==> inputs of run H <==
Design processor, start of the top module:
module processor(clk,rst,ld,kernel,o_img_re,o_img_addr,i_img_data,
                 o_out_we,o_out_addr,o_out_data,o_complete);
input clk,rst,ld;
input [143:0] kernel;
output o_img_re;
output [16:0] o_img_addr;
input [7:0] i_img_data;
output o_out_we;
output [15:0] o_out_addr;
output [7:0] o_out_data;
output o_complete;
wire pc_ctrl_sig;
wire [31:0] new_pc,o_pc,o_instr;
wire [36:0] WB_DATA;
wire wb_en;
wire [2:0] o_ctrl_alu;
wire o_bse,o_rd_ctrl,o_en;
wire [5:0] o_funct;
wire [4:0] o_shift_amt;
wire [31:0] o_a,o_b,o_b_ex,o_se,o_aluout_ex,o_mem_data,o_aluout_mem;
wire [4:0] o_rd,o_rd_ex,o_rd_mem;
wire [2:0] o_ctrl_mux,o_ctrl_mux_ex;
wire complete;
assign o_complete = complete;
IF    instruction_fetch(clk,rst,ld,kernel,new_pc,pc_ctrl_sig,o_pc,o_instr,complete);
ID    instruction_decode(clk,rst,ld,wb_en,WB_DATA[36:32],WB_DATA[31:0],o_pc,o_instr,o_ctrl_alu,o_bse,o_funct,o_shift_amt,o_a,o_b,o_se,o_rd,o_ctrl_mux,new_pc,pc_ctrl_sig);
EX    execute(clk,rst,ld,o_ctrl_alu,o_bse,o_funct,o_shift_amt,o_a,o_b,o_se,o_rd,o_ctrl_mux,o_ctrl_mux_ex,o_aluout_ex,o_b_ex,o_rd_ex);
ME    memory (clk,rst,ld,o_ctrl_mux_ex,o_aluout_ex,o_rd_ex,o_img_re,o_img_addr,i_img_data,o_rd_ctrl,o_en,o_mem_data,o_aluout_mem,o_rd_mem);
MW    mem_write(o_ctrl_mux_ex,o_aluout_ex,o_b_ex,complete,o_out_we,o_out_addr,o_out_data);
WB    wirte_back(o_rd_ctrl,o_en,o_mem_data,o_aluout_mem,o_rd_mem,WB_DATA,wb_en);
endmodule
make LEC_CHECK=0 ABC_AREA=1 CAP_MARGIN=5 CELL_PAD_IN_SITES_DETAIL_PLACEMENT=2 CELL_PAD_IN_SITES_GLOBAL_PLACEMENT=2 CORE_ASPECT_RATIO=1.47 CORE_MARGIN=2 CORE_UTILIZATION=40 GPL_ROUTABILITY_DRIVEN=0 GPL_TIMING_DRIVEN=0 MAX_ROUTING_LAYER=met4 MIN_ROUTING_LAYER=met2 PLACE_DENSITY=0.61 SETUP_SLACK_MARGIN=1.31 SLEW_MARGIN=20 TNS_END_PERCENT=45 finish   # period 9.58 ns
run.sh (not shown) runs the stock make flow with config.mk's settings and CLKGATE_MAP_FILE=.
==> run D (differences from run H) <==
ABC_AREA = default   (was 1)
CAP_MARGIN = 40   (was 5)
CELL_PAD_IN_SITES_DETAIL_PLACEMENT = default   (was 2)
CELL_PAD_IN_SITES_GLOBAL_PLACEMENT = default   (was 2)
CORE_ASPECT_RATIO = default   (was 1.47)
CORE_UTILIZATION = 57   (was 40)
CTS_CLUSTER_SIZE = 14   (was default)
GPL_ROUTABILITY_DRIVEN = default   (was 0)
GPL_TIMING_DRIVEN = default   (was 0)
MAX_ROUTING_LAYER = default   (was met4)
MIN_ROUTING_LAYER = default   (was met2)
PLACE_DENSITY = default   (was 0.61)
SETUP_SLACK_MARGIN = default   (was 1.31)
TNS_END_PERCENT = default   (was 45)
==> flow/constraint.sdc (replaced) <==
create_clock -name core_clock -period 5.64 [get_ports {clk}]
set_input_delay 1.1280 -clock core_clock [delete_from_list [all_inputs] [get_ports {clk}]]
set_output_delay 1.1280 -clock core_clock [all_outputs]
set_load 0.01 [all_outputs]
==> CHANGELOG.md <==
### Metrics

- Status: did not finish
- Stage at which the run stopped: global routing
- Tool error message: [ERROR GRT-0116] Global routing finished with congestion. Check the congestion regions in the DRC Viewer.
- Global routing's busiest layer: met3
- Post-CTS Setup Bufs: 26
- Synth top cells by count: sky130_fd_sc_hd__nand2_1, sky130_fd_sc_hd__nand3_1, sky130_fd_sc_hd__inv_1, sky130_fd_sc_hd__edfxtp_1, sky130_fd_sc_hd__nor2_1
- Mux share of post-synthesis cell area: 0.226%
# the run above: run H

==> CHANGELOG.md <==
### Implementation results

- Status: failed layout checks
- Checks failing in the layout checks: setup timing
- Worst-case setup margin in the final layout: -1690 ps
- Vertical die size: roughly 400 um
- Post-CTS Setup Bufs: roughly 47
- # setup viols final: 24
- Synth top cells by count: sky130_fd_sc_hd__edfxtp_1, sky130_fd_sc_hd__nor2_1, sky130_fd_sc_hd__nand2_1, sky130_fd_sc_hd__inv_1, sky130_fd_sc_hd__mux4_2
- Global routing's busiest layer: met2
# the run above: run D


==> run a <==
processor again, from the RTL that the note above started with.
Settings: LEC_CHECK=0, CAP_MARGIN=0, CELL_PAD_IN_SITES_GLOBAL_PLACEMENT=1, CORE_MARGIN=2, CORE_UTILIZATION=39, CTS_CLUSTER_DIAMETER=310, CTS_CLUSTER_SIZE=14, GPL_ROUTABILITY_DRIVEN=0, GPL_TIMING_DRIVEN=0, HOLD_SLACK_MARGIN=0.28, MAX_ROUTING_LAYER=met5, SLEW_MARGIN=20, TNS_END_PERCENT=25; clock period 5.21 ns.
==> run b (differences from run a) <==
==> flow/config.mk (replaced) <==
export PLATFORM = sky130hd
export DESIGN_NAME = processor
export DESIGN_NICKNAME = processor
export VERILOG_FILES = /design/flow/design.v
export SDC_FILE = /design/flow/constraint.sdc
export NUM_CORES = 4
export LEC_CHECK = 0
export CAP_MARGIN = 20
export CORE_MARGIN = 2
export CORE_UTILIZATION = 71
export CTS_CLUSTER_SIZE = 42
export GPL_TIMING_DRIVEN = 1
export HOLD_SLACK_MARGIN = 0.28
export MAX_ROUTING_LAYER = met5
export PLACE_DENSITY = 0.8
export SLEW_MARGIN = 20
export TNS_END_PERCENT = 75
==> flow/constraint.sdc (replaced) <==
create_clock -name core_clock -period 7.23 [get_ports {clk}]
set_input_delay 1.4460 -clock core_clock [delete_from_list [all_inputs] [get_ports {clk}]]
set_output_delay 1.4460 -clock core_clock [all_outputs]
set_load 0.01 [all_outputs]
==> Changelog: implementation <==
## Flow update

- R2R depth: 22
- CP endpoint: execute.o_aluout[30]
- Detailed Place HPWL: 305 mm
- Slew headroom: 15.6%
- Top power group: sequential cells
- CTS tree: built
- Met1 Resource Use GR: 46.3%
- Tot GR Track Use: 34.2%
- Logic Gate Count: 5,253
- Final setup fails: 42
- Status: complete, but fails checks
- Final Worst Setup Slack: -2.56 ns
- Layout check failures: negative setup slack
- Power Dens Cells: 224 nW/um^2
(the above is from run a)
==> Changelog: implementation <==
## Implementation

- Synth async-reset ratio: 0%
- Log Error: [ERROR GRT-0116] Global routing finished with congestion. Check the congestion regions in the DRC Viewer.
- Fail Step: 5_1_grt
- MUX area fraction: 16.2%
- Detailed Place HPWL: 262 mm
- Main area contributors: edfxtp_1 38%, mux4_2 12%, fa_1 8.6%, dfxtp_1 7.0%, mux2i_1 4.1%
- Status: aborted with a tool error
- Hold buffer count at cts: 0
- Distinct lib cells: 102
- Tot GR Track Use: 76.1%
- Met1 Resource Use GR: 78.6%
(the above is from run b)

==> v29: inputs <==
processor again, from the RTL that the note above started with.
Design processor, start of the top module:
module processor(clk,rst,ld,kernel,o_img_re,o_img_addr,i_img_data,
                 o_out_we,o_out_addr,o_out_data,o_complete);
export LEC_CHECK = 0
export ABC_AREA = 1
export CAP_MARGIN = 20
export CELL_PAD_IN_SITES_GLOBAL_PLACEMENT = 3
export CORE_MARGIN = 2
export CORE_UTILIZATION = 30
export MAX_ROUTING_LAYER = met4
export MIN_ROUTING_LAYER = met1
export SLEW_MARGIN = 40
export TNS_END_PERCENT = 80
create_clock -name core_clock -period 11.0 [get_ports {clk}]
==> v10 (differences from v29) <==
==> flow/config.mk (replaced) <==
export PLATFORM = sky130hd
export DESIGN_NAME = processor
export DESIGN_NICKNAME = processor
export VERILOG_FILES = /design/flow/design.v
export SDC_FILE = /design/flow/constraint.sdc
export NUM_CORES = 4
export LEC_CHECK = 0
export CAP_MARGIN = 5
export CORE_MARGIN = 2
export CORE_UTILIZATION = 70
export CTS_CLUSTER_SIZE = 42
export GPL_TIMING_DRIVEN = 1
export HOLD_SLACK_MARGIN = 0.28
export MAX_ROUTING_LAYER = met5
export SLEW_MARGIN = 20
export TNS_END_PERCENT = 75
==> flow/constraint.sdc (replaced) <==
create_clock -name core_clock -period 5.96 [get_ports {clk}]
set_input_delay 1.1920 -clock core_clock [delete_from_list [all_inputs] [get_ports {clk}]]
set_output_delay 1.1920 -clock core_clock [all_outputs]
set_load 0.01 [all_outputs]
==> results <==
metric                                                                       v29                     v10
Result of the run                               no timing/DRC/antenna violations  stopped before the end
Failing step                                                                   -                 5_1_grt
Synthesized-area fraction occupied by and/or/nand/nor cells                26.3%                   8.83%
Average instance area after synthesis                                 7.98 sq um              12.3 sq um
Number of buffers on the longest clock path                                    4                       3
# Cells Yosys                                                              12200                    7279
Final estimated routing congestion in global placement                     0.944                    1.09
YS chip area                                                        0.0973 sq mm            0.0893 sq mm
Library cell with the highest instance count after synthesis             nand2_1                edfxtp_1
Initial core utilization                                                   30.1%                   70.3%
Portion of synthesized cell area occupied by the leading cell type         36.0%                   38.5%
Count of cell types in the netlist                                            66                     102
Post-DP HPWL                                                              329 mm                  260 mm
Synthesized-area fraction occupied by adder cells                          11.3%                   12.3%

==> wip/maple: inputs <==
processor again, from the RTL that the note above started with.
Settings: LEC_CHECK=0, CAP_MARGIN=0, CELL_PAD_IN_SITES_GLOBAL_PLACEMENT=1, CORE_MARGIN=2, CORE_UTILIZATION=39, CTS_CLUSTER_DIAMETER=310, CTS_CLUSTER_SIZE=14, GPL_ROUTABILITY_DRIVEN=0, GPL_TIMING_DRIVEN=0, HOLD_SLACK_MARGIN=0.28, MAX_ROUTING_LAYER=met5, SLEW_MARGIN=40, TNS_END_PERCENT=60; clock period 7.13 ns.
==> wip/indigo: changes against wip/maple <==
Settings changed: CAP_MARGIN 0 to 20, CELL_PAD_IN_SITES_GLOBAL_PLACEMENT 1 to not set, CORE_UTILIZATION 39 to 40, CTS_CLUSTER_DIAMETER 310 to not set, CTS_CLUSTER_SIZE 14 to not set, GPL_ROUTABILITY_DRIVEN 0 to not set, GPL_TIMING_DRIVEN 0 to not set, HOLD_SLACK_MARGIN 0.28 to not set, MAX_ROUTING_LAYER met5 to not set, SLEW_MARGIN 40 to 20, TNS_END_PERCENT 60 to not set.
==> flow/constraint.sdc (replaced) <==
create_clock -name core_clock -period 11.9 [get_ports {clk}]
set_input_delay 2.3800 -clock core_clock [delete_from_list [all_inputs] [get_ports {clk}]]
set_output_delay 2.3800 -clock core_clock [all_outputs]
set_load 0.01 [all_outputs]
==> summary of the runs <==
Of wip/maple and wip/indigo, wip/indigo has the higher critical path depth (gap 8).
Of wip/indigo and wip/maple, wip/maple has the higher design area (gap 4.2%, measured against wip/maple).
In flip-flop count, wip/indigo and wip/maple do not differ.
In wip/indigo the die size is smaller than in wip/maple, by about 2.5%.
In wip/maple the final cell count is larger than in wip/indigo, by 4.4%.
In wip/maple the non-clock buffer count is higher than in wip/indigo, by 534.
Between wip/maple and wip/indigo, the lower clock skew is in wip/indigo (gap 0.091 ns).
wip/indigo finished with timing, DRC and antenna clean. wip/maple finished but failed the layout checks on negative setup slack.
Area after synthesis is the same in wip/indigo and wip/maple.
Of wip/maple and wip/indigo, wip/indigo has the higher setup slack (gap 3.6 ns).
In wip/maple the hold slack is lower than in wip/indigo, by 0.0046 ns.
==> figures <==
	wip/indigo	wip/maple
Drt initial violations	8340	10200
Wire length of the first global-routing pass	475000 um	555000 um
Antenna violations before repair	21	30
Number of well taps	2975	3009
Antenna diode count	12	13
Number of endpoints failing setup at the final stage	0	15
Maximum clock rate	113 MHz	129 MHz
Count of filler cells inserted in the layout	20500	20900
Source-to-sink clock delay at the later pin of the worst-skew pair	0.84 ns	0.86 ns
Pwr Total	11600 uW	17600 uW
Worst vdd ir	162 uV	216 uV
CP Launch Point	instruction_decode.o_bse	instruction_decode.o_a[18]
Reg-to-reg startpoint	instruction_decode.o_bse	instruction_decode.o_a[18]
Floorplan die area	227000 um^2	233000 um^2
Via count of the first global-routing pass	66100	69100
Tool Warnings	126	122
Result of the run	complete, no violations	finished with violations
Reasons for failing layout checks	-	negative setup slack
Largest net degree at the start of global routing	114	81
Total setup buffers inserted after CTS	0	82
Combinational group share of total power	7.4%	9.2%
Grt met1 use	38.1%	46.0%
No activity file was given, so power comes from the tool's default toggle rates.
